// alu_top
module alu_top (
    input             clk,
    input      [7:0]  a,
    input      [7:0]  b,
    input      [3:0]  sel,
    output reg [15:0] out
);
For scale: ~36 flip-flops, about 37 I/O pins, roughly 11000 sq um of cells after synthesis.
Settings: LEC_CHECK=0, CAP_MARGIN=15, CELL_PAD_IN_SITES_GLOBAL_PLACEMENT=0, CORE_ASPECT_RATIO=1.04, CORE_MARGIN=2, CORE_UTILIZATION=67, CTS_CLUSTER_SIZE=89, PLACE_DENSITY_LB_ADDON=0.1, SLEW_MARGIN=40, TNS_END_PERCENT=60; clock period 27.0 ns.
run.sh (not shown) runs the stock make flow with config.mk's settings and CLKGATE_MAP_FILE=.
The first run finished but failed the layout checks on setup timing.
Next try:
==> flow/config.mk (replaced) <==
export PLATFORM = sky130hd
export DESIGN_NAME = alu_top
export DESIGN_NICKNAME = alu_top
export VERILOG_FILES = /design/flow/design.v
export SDC_FILE = /design/flow/constraint.sdc
export NUM_CORES = 4
export LEC_CHECK = 0
export CAP_MARGIN = 20
export CORE_MARGIN = 2
export CORE_UTILIZATION = 68
export SLEW_MARGIN = 20
==> flow/constraint.sdc (replaced) <==
create_clock -name core_clock -period 34.3 [get_ports {clk}]
set_input_delay 6.8600 -clock core_clock [delete_from_list [all_inputs] [get_ports {clk}]]
set_output_delay 6.8600 -clock core_clock [all_outputs]
set_load 0.01 [all_outputs]
The changed run went through all stages and came out clean; via count goes down by about a fifth; area after synthesis is unchanged; setup slack gets better by 4.1 ns; flip-flop count does not change; global-route usage goes down by 1.7 points; non-clock buffer count goes down by 164; routed wire length goes down by a quarter to a third; synthesized cell count is unchanged; utilization goes down by 13 points; design area goes down by about a fifth.
Next try:
--- a/flow/config.mk
+++ b/flow/config.mk
@@ -8,4 +8,4 @@
 export CAP_MARGIN = 20
 export CORE_MARGIN = 2
-export CORE_UTILIZATION = 68
+export CORE_UTILIZATION = 65
 export SLEW_MARGIN = 20
==> flow/constraint.sdc (replaced) <==
create_clock -name core_clock -period 26.2 [get_ports {clk}]
set_input_delay 5.2400 -clock core_clock [delete_from_list [all_inputs] [get_ports {clk}]]
set_output_delay 5.2400 -clock core_clock [all_outputs]
set_load 0.01 [all_outputs]
This time the run ran to the end with violations: setup timing; worst setup slack degrades by 4.0 ns; synthesized area is unchanged; clock-buffer cell count grows by 1; die size went up by 4.5%; routed wire length came out higher by about 43%; via count increases by about 23%; non-clock buffer count grows by 242; critical path depth increases by 6.
Next try:
--- a/flow/config.mk
+++ b/flow/config.mk
@@ -6,6 +6,8 @@
 export NUM_CORES = 4
 export LEC_CHECK = 0
+export ABC_AREA = 1
 export CAP_MARGIN = 20
 export CORE_MARGIN = 2
-export CORE_UTILIZATION = 65
+export CORE_UTILIZATION = 67
+export PLACE_DENSITY_LB_ADDON = 0.3
 export SLEW_MARGIN = 20
==> flow/constraint.sdc (replaced) <==
create_clock -name core_clock -period 32.0 [get_ports {clk}]
set_input_delay 6.4000 -clock core_clock [delete_from_list [all_inputs] [get_ports {clk}]]
set_output_delay 6.4000 -clock core_clock [all_outputs]
set_load 0.01 [all_outputs]
Outcome: Now the flow completed without violations; final area falls by 22%; die size falls by 3.1%; register-to-register slack gains 5.3 ns; worst setup slack gains 5.3 ns; non-clock buffer count falls by 262.

---

Setup of P:
alu_top again, from the RTL that the note above started with.
export LEC_CHECK = 0
export CAP_MARGIN = 15
export CELL_PAD_IN_SITES_GLOBAL_PLACEMENT = 3
export CORE_ASPECT_RATIO = 0.79
export CORE_MARGIN = 2
export CORE_UTILIZATION = 33
export GPL_TIMING_DRIVEN = 0
export PLACE_DENSITY_LB_ADDON = 0.1
export SETUP_SLACK_MARGIN = 2.94
export SLEW_MARGIN = 40
export TNS_END_PERCENT = 5
create_clock -name core_clock -period 19.3 [get_ports {clk}]
Although P finished all stages, its layout failed final checks on setup timing.
Here is what was changed in the inputs of Q compared with P.
# P
export LEC_CHECK = 0
export CAP_MARGIN = 15
export CELL_PAD_IN_SITES_GLOBAL_PLACEMENT = 3
export CORE_ASPECT_RATIO = 0.79
export CORE_MARGIN = 2
export CORE_UTILIZATION = 33
export GPL_TIMING_DRIVEN = 0
export PLACE_DENSITY_LB_ADDON = 0.1
export SETUP_SLACK_MARGIN = 2.94
export SLEW_MARGIN = 40
export TNS_END_PERCENT = 5
create_clock -name core_clock -period 19.3 [get_ports {clk}]
# Q
export LEC_CHECK = 0
export CAP_MARGIN = 15
export CELL_PAD_IN_SITES_GLOBAL_PLACEMENT = 0
export CORE_ASPECT_RATIO = 0.79
export CORE_MARGIN = 2
export CORE_UTILIZATION = 68
export CTS_CLUSTER_DIAMETER = 26
export SETUP_SLACK_MARGIN = 2.94
export SLEW_MARGIN = 40
export TNS_END_PERCENT = 60
create_clock -name core_clock -period 16.0 [get_ports {clk}]
Findings:
- Status(Q) = ERROR, stage = 4_1_cts
- Q against P: synthesized-area fraction occupied by and/or/nand/nor cells did not really move, initial cell density of the core went up, x dimension of the die went down, worst setup slack after placement went up, number of cells after detailed placement went up.
- Q vs P, cell area after placement went up by about 23%.
- Boundary pin count came out exactly the same in P and Q.
- The weighted congestion reported at the end of routability-driven placement reported for Q is greater than that of P by 19%.
- Higher core region area was reported by P, not Q.
- Summary of Q over P: HPWL after detailed placement went up; die area went down.
#### Input delta (R over Q)
# Q
export LEC_CHECK = 0
export CAP_MARGIN = 15
export CELL_PAD_IN_SITES_GLOBAL_PLACEMENT = 0
export CORE_ASPECT_RATIO = 0.79
export CORE_MARGIN = 2
export CORE_UTILIZATION = 68
export CTS_CLUSTER_DIAMETER = 26
export SETUP_SLACK_MARGIN = 2.94
export SLEW_MARGIN = 40
export TNS_END_PERCENT = 60
create_clock -name core_clock -period 16.0 [get_ports {clk}]
# R
export LEC_CHECK = 0
export ABC_AREA = 1
export CAP_MARGIN = 20
export CORE_MARGIN = 2
export CORE_UTILIZATION = 62
export SLEW_MARGIN = 20
create_clock -name core_clock -period 24.6 [get_ports {clk}]
==> results <==
R did not stop at any stage, and its layout met the timing, design-rule and antenna checks.
Status: netlist area before placement parity (R, Q)
R vs Q — post-placement worst setup slack rose 11.14 ns.
Looking at main kind of combinational logic by area, the simple AND/OR/NAND/NOR gates result is from R; the adder cells one comes from Q.
Looking only at synthesized cell count, and setting everything else aside, the higher value of R and Q goes to R.
Count of unique library cells instantiated by Yosys: R lower than Q
The post-synthesis xor/xnor area fraction was comparable across R and Q.
Going from Q to R, the simple-gate share of the synthesized area was found to have gone up by 9.2 points.
> inputs changed (R -> S)
# R
export LEC_CHECK = 0
export ABC_AREA = 1
export CAP_MARGIN = 20
export CORE_MARGIN = 2
export CORE_UTILIZATION = 62
export SLEW_MARGIN = 20
create_clock -name core_clock -period 24.6 [get_ports {clk}]
# S
export LEC_CHECK = 0
export ABC_AREA = 1
export CAP_MARGIN = 20
export CORE_MARGIN = 2
export CORE_UTILIZATION = 72
export CTS_CLUSTER_DIAMETER = 237
export CTS_CLUSTER_SIZE = 100
export SLEW_MARGIN = 20
create_clock -name core_clock -period 26.1 [get_ports {clk}]
[summary]
- S ended with more setup slack than R.
- In the metrics for S and R, the one carrying the lower final-layout clock buffer total is R.
- Taking R as the reference point, the sequential share of layout area of S rises by 0.39 points.
- R vs S, capture point of the critical path: out[12] vs out[8]
- Synthesized cell count: R vs S identical
- Quantity of gates resized following cts was lower in S than in R.
- Max smallest hold slack across S and R: S
- Required time of the critical path (higher): S
- Vias: S above R
- On S: share of the clock period used by the worst path is 0.82 points lower than what R gave.
Modified inputs, T compared to S
# S
export LEC_CHECK = 0
export ABC_AREA = 1
export CAP_MARGIN = 20
export CORE_MARGIN = 2
export CORE_UTILIZATION = 72
export CTS_CLUSTER_DIAMETER = 237
export CTS_CLUSTER_SIZE = 100
export SLEW_MARGIN = 20
create_clock -name core_clock -period 26.1 [get_ports {clk}]
# T
export LEC_CHECK = 0
export ABC_AREA = 1
export CAP_MARGIN = 20
export CORE_MARGIN = 2
export CORE_UTILIZATION = 65
export CTS_CLUSTER_DIAMETER = 237
export CTS_CLUSTER_SIZE = 99
export PLACE_DENSITY = 0.38
export SLEW_MARGIN = 20
export TNS_END_PERCENT = 15
create_clock -name core_clock -period 17.0 [get_ports {clk}]
Findings:
Comparing T against S, there is no change at all in number of buffers added by the clock tree synthesis step. Of T and S, the run reporting the lower count of buffers added by post-CTS timing repair for setup was S. T does worse than S on area of the die. Number of buffers inserted by hold repair at cts essentially unchanged between T and S. Diff S -> T | area of the placeable core | up by a little under 10%. Effective utilization at floorplan: T and S compared, higher one is S. T never completed; the flow aborted with a tool error in 5_1_grt. Diff S..T | share of synthesized area occupied by flip-flops and latches | unchanged.

---

run 1:
The RTL this note starts from:
==> flow/design.v <==
module alu_top (
    input             clk,
    input      [7:0]  a,
    input      [7:0]  b,
    input      [3:0]  sel,
    output reg [15:0] out
);
    reg  [7:0]  a_q, b_q;
    reg  [3:0]  sel_q;
    wire [15:0] alu_out;
    always @(posedge clk) begin
        a_q   <= a;
        b_q   <= b;
        sel_q <= sel;
        out   <= alu_out;
    end
    alu u_alu (.a(a_q), .b(b_q), .sel(sel_q), .out(alu_out));
endmodule

`timescale 1ns / 1ps
module alu(
    input [7:0] a,b,
    input [3:0] sel,
    output reg [15:0] out
    );
    always@(*)
        begin
            case(sel)
                4'b0000 : out=a+b;
                4'b0001 : out=a+1;
                4'b0010 : out=a-b;
                4'b0011 : out=a*b;
                4'b0100 : out=(b==0) ? 16'd0 : a/b;
                4'b0101 : out=(b==0) ? 16'd0 : a%b;
                4'b0110 : out=a&b;
                4'b0111 : out=a|b;
                4'b1000 : out=~(a&b);
                4'b1001 : out=~(a|b);
                4'b1010 : out=a^b;
                default: out=0;
            endcase        
        end    
endmodule
Settings: LEC_CHECK=0, CAP_MARGIN=20, CORE_MARGIN=2, CORE_UTILIZATION=72, CTS_CLUSTER_DIAMETER=391, CTS_CLUSTER_SIZE=100, PLACE_DENSITY=0.39, SETUP_SLACK_MARGIN=4.28, SLEW_MARGIN=20, TNS_END_PERCENT=5; clock period 17.3 ns.
What ended run 1 was a tool error in detailed placement (3_5_place_dp); the run never finished.
Modified inputs, run 2 compared to run 1
- clearing PLACE_DENSITY, which used to be 0.39
- clearing CTS_CLUSTER_SIZE, which used to be 100
- clearing CTS_CLUSTER_DIAMETER, which used to be 391
- swapping 72 for 40 in CORE_UTILIZATION
- clearing SETUP_SLACK_MARGIN, which used to be 4.28
- clearing TNS_END_PERCENT, which used to be 5
- swapping 17.3 for 32.0 in the clock period (ns, I/O delays scaled along)
==> results <==
Run 2: full flow OK, the timing, design-rule and antenna checks passed. Diff run 1..run 2 | post-synthesis simple-gate area fraction | unchanged. Run 2 -> run 1: number of standard cells reported by yosys delta 0, exact match. Compared with run 1, run 2 shows number of rows in the core area that has gone up by more than a quarter. Re synthesized cell count: no difference whatsoever between run 1 and run 2. The async set-reset flop share out of synthesis on run 1 is in line with that on run 2. Run 1 -> run 2: chip area in the Yosys report delta 0, exact match. Comparing run 1 and run 2, the lower area of the core region is on run 1. Compared with run 1, run 2 degrades overall die area. In the flow results for run 1 and run 2, the final weighted congestion in routability-driven placement is larger on run 1. Reported for run 1 and run 2, synthesized cell area turned out identical to the last digit.
Changes in run 3 relative to run 2:
- putting CORE_ASPECT_RATIO at 1.17 where nothing was set
- putting CELL_PAD_IN_SITES_GLOBAL_PLACEMENT at 1 where nothing was set
- putting TNS_END_PERCENT at 5 where nothing was set
Findings:
- Run 3 closes out successfully: all stages finished, all timing, DRC and antenna checks passed.
- Per the final summary, run 2 finished and its layout is clean on timing, DRC and antenna.
- Compared with run 2, run 3 shows a global-route usage over all layers that is 3.3 points higher.
- The lower post-route worst setup slack of run 2 and run 3 is in run 3.
- | period utilization | run 2 vs run 3 | ≈ equal |
The inputs of run 4 differ from those of run 3 as listed below.
- CTS_CLUSTER_DIAMETER: unset -> 395
- CELL_PAD_IN_SITES_GLOBAL_PLACEMENT: 1 -> unset
- CTS_CLUSTER_SIZE: unset -> 100
- TNS_END_PERCENT: 5 -> 10
- CORE_ASPECT_RATIO: 1.17 -> unset
[summary]
The design area in run 4 sits 0.68% below the value recorded for run 3. Looking at post-detailed-route wirelength per cell across run 3 and run 4, the one that comes out lower is run 4. Summary: with run 3 as the reference, wire length on met1 in run 4 moved down by a few percent. Of run 3 and run 4, the run reporting the higher data required time of the worst path was run 3.
--- input diff run 4..run 5 ---
- a deleted CTS_CLUSTER_SIZE that had been 100
- a change of CORE_UTILIZATION from 40 to 60
- a deleted TNS_END_PERCENT that had been 10
- an added ABC_AREA of 1
- a deleted CTS_CLUSTER_DIAMETER that had been 395
- a change of the clock period (ns, I/O delays scaled along) from 32.0 to 17.0
Findings:
- Run 5 terminated abnormally: global routing (5_1_grt) reported DPL-0038.
- Run 4 finished every step from synthesis to the final layout, and the layout passed the timing, design-rule and antenna checks.
- Run 4 -> run 5: half-perimeter wire length of the detailed placement result increased by a few percent
- Run 5 vs. run 4: proportion of synthesized chip area in sequential cells now sits at about the same level; chip area from the yosys synthesis statistics level.

---

alpha:
// alu_top: RTL as listed in full above, without the edits since
clock: 17.0 ns
lec_check: 0
abc_area: 1
cap_margin: 20
core_margin: 2
core_utilization: 64
cts_cluster_diameter: 237
cts_cluster_size: 99
place_density: 0.38
slew_margin: 20
tns_end_percent: 10
No final results exist for alpha, since it was stopped by error DPL-0038 during global routing.
Changes in beta relative to alpha:
# alpha
export LEC_CHECK = 0
export ABC_AREA = 1
export CAP_MARGIN = 20
export CORE_MARGIN = 2
export CORE_UTILIZATION = 64
export CTS_CLUSTER_DIAMETER = 237
export CTS_CLUSTER_SIZE = 99
export PLACE_DENSITY = 0.38
export SLEW_MARGIN = 20
export TNS_END_PERCENT = 10
create_clock -name core_clock -period 17.0 [get_ports {clk}]
# beta
export LEC_CHECK = 0
export CAP_MARGIN = 20
export CORE_MARGIN = 2
export CORE_UTILIZATION = 40
export CTS_CLUSTER_DIAMETER = 399
export CTS_CLUSTER_SIZE = 99
export SLEW_MARGIN = 20
export TNS_END_PERCENT = 25
create_clock -name core_clock -period 32.0 [get_ports {clk}]
Results
- beta: flow completed, timing, DRC and antenna clean
- Number of distinct library cells after synthesis is lower on alpha
- Lower count of instances resized after the clock tree is built was reported by beta, not alpha.
- Relative to alpha, overall die width has gone up in beta.
## Diff of input files: gamma against beta
# beta
export LEC_CHECK = 0
export CAP_MARGIN = 20
export CORE_MARGIN = 2
export CORE_UTILIZATION = 40
export CTS_CLUSTER_DIAMETER = 399
export CTS_CLUSTER_SIZE = 99
export SLEW_MARGIN = 20
export TNS_END_PERCENT = 25
create_clock -name core_clock -period 32.0 [get_ports {clk}]
# gamma
export LEC_CHECK = 0
export CAP_MARGIN = 20
export CELL_PAD_IN_SITES_GLOBAL_PLACEMENT = 2
export CORE_MARGIN = 2
export CORE_UTILIZATION = 40
export CTS_CLUSTER_SIZE = 69
export SLEW_MARGIN = 20
create_clock -name core_clock -period 32.0 [get_ports {clk}]
[summary]
- Delta (gamma minus beta): cell count went up 14, fraction of area in registers held, post-CTS resize count went down 3, largest driver fanout on the critical path held.
- Of the two candidates, beta has the better wire length and gamma the worse one.
- From beta to gamma the numbers moved as follows: count of plain and timing-repair buffers went up; maximum frequency shows an increase of 0.58%; slack of the critical path now sits higher.
- The time the final worst path needs with I/O delays and setup of gamma was superior to that of beta.
Relative to gamma, the following input files were edited for delta:
# gamma
export LEC_CHECK = 0
export CAP_MARGIN = 20
export CELL_PAD_IN_SITES_GLOBAL_PLACEMENT = 2
export CORE_MARGIN = 2
export CORE_UTILIZATION = 40
export CTS_CLUSTER_SIZE = 69
export SLEW_MARGIN = 20
create_clock -name core_clock -period 32.0 [get_ports {clk}]
# delta
export LEC_CHECK = 0
export CAP_MARGIN = 20
export CORE_MARGIN = 2
export CORE_UTILIZATION = 40
export SLEW_MARGIN = 20
create_clock -name core_clock -period 30.6 [get_ports {clk}]
==> results <==
[delta] global routing met3 resource utilization fell 1.2 points relative to gamma. delta vs gamma: post-cts repair resize count up in delta. On final-layout clock-cell area share, gamma and delta are basically level. On delta: data-path buffer share of cell area in the final layout is 0.60 points higher than what gamma gave. On reg-to-reg setup timing slack: between gamma and delta, it ends up lower for delta. Summary — number of cells on the worst reg-to-reg path, delta relative to gamma: higher, by 1. Compared with gamma, delta shows a maximum frequency that is 3.0% higher. In the reports for gamma and delta, the larger shortest clock period the worst path allows after layout belongs to gamma. Of gamma and delta, the run reporting the higher final design utilization was delta. Of delta and gamma, it is delta that has the lower worst path setup slack after routing.
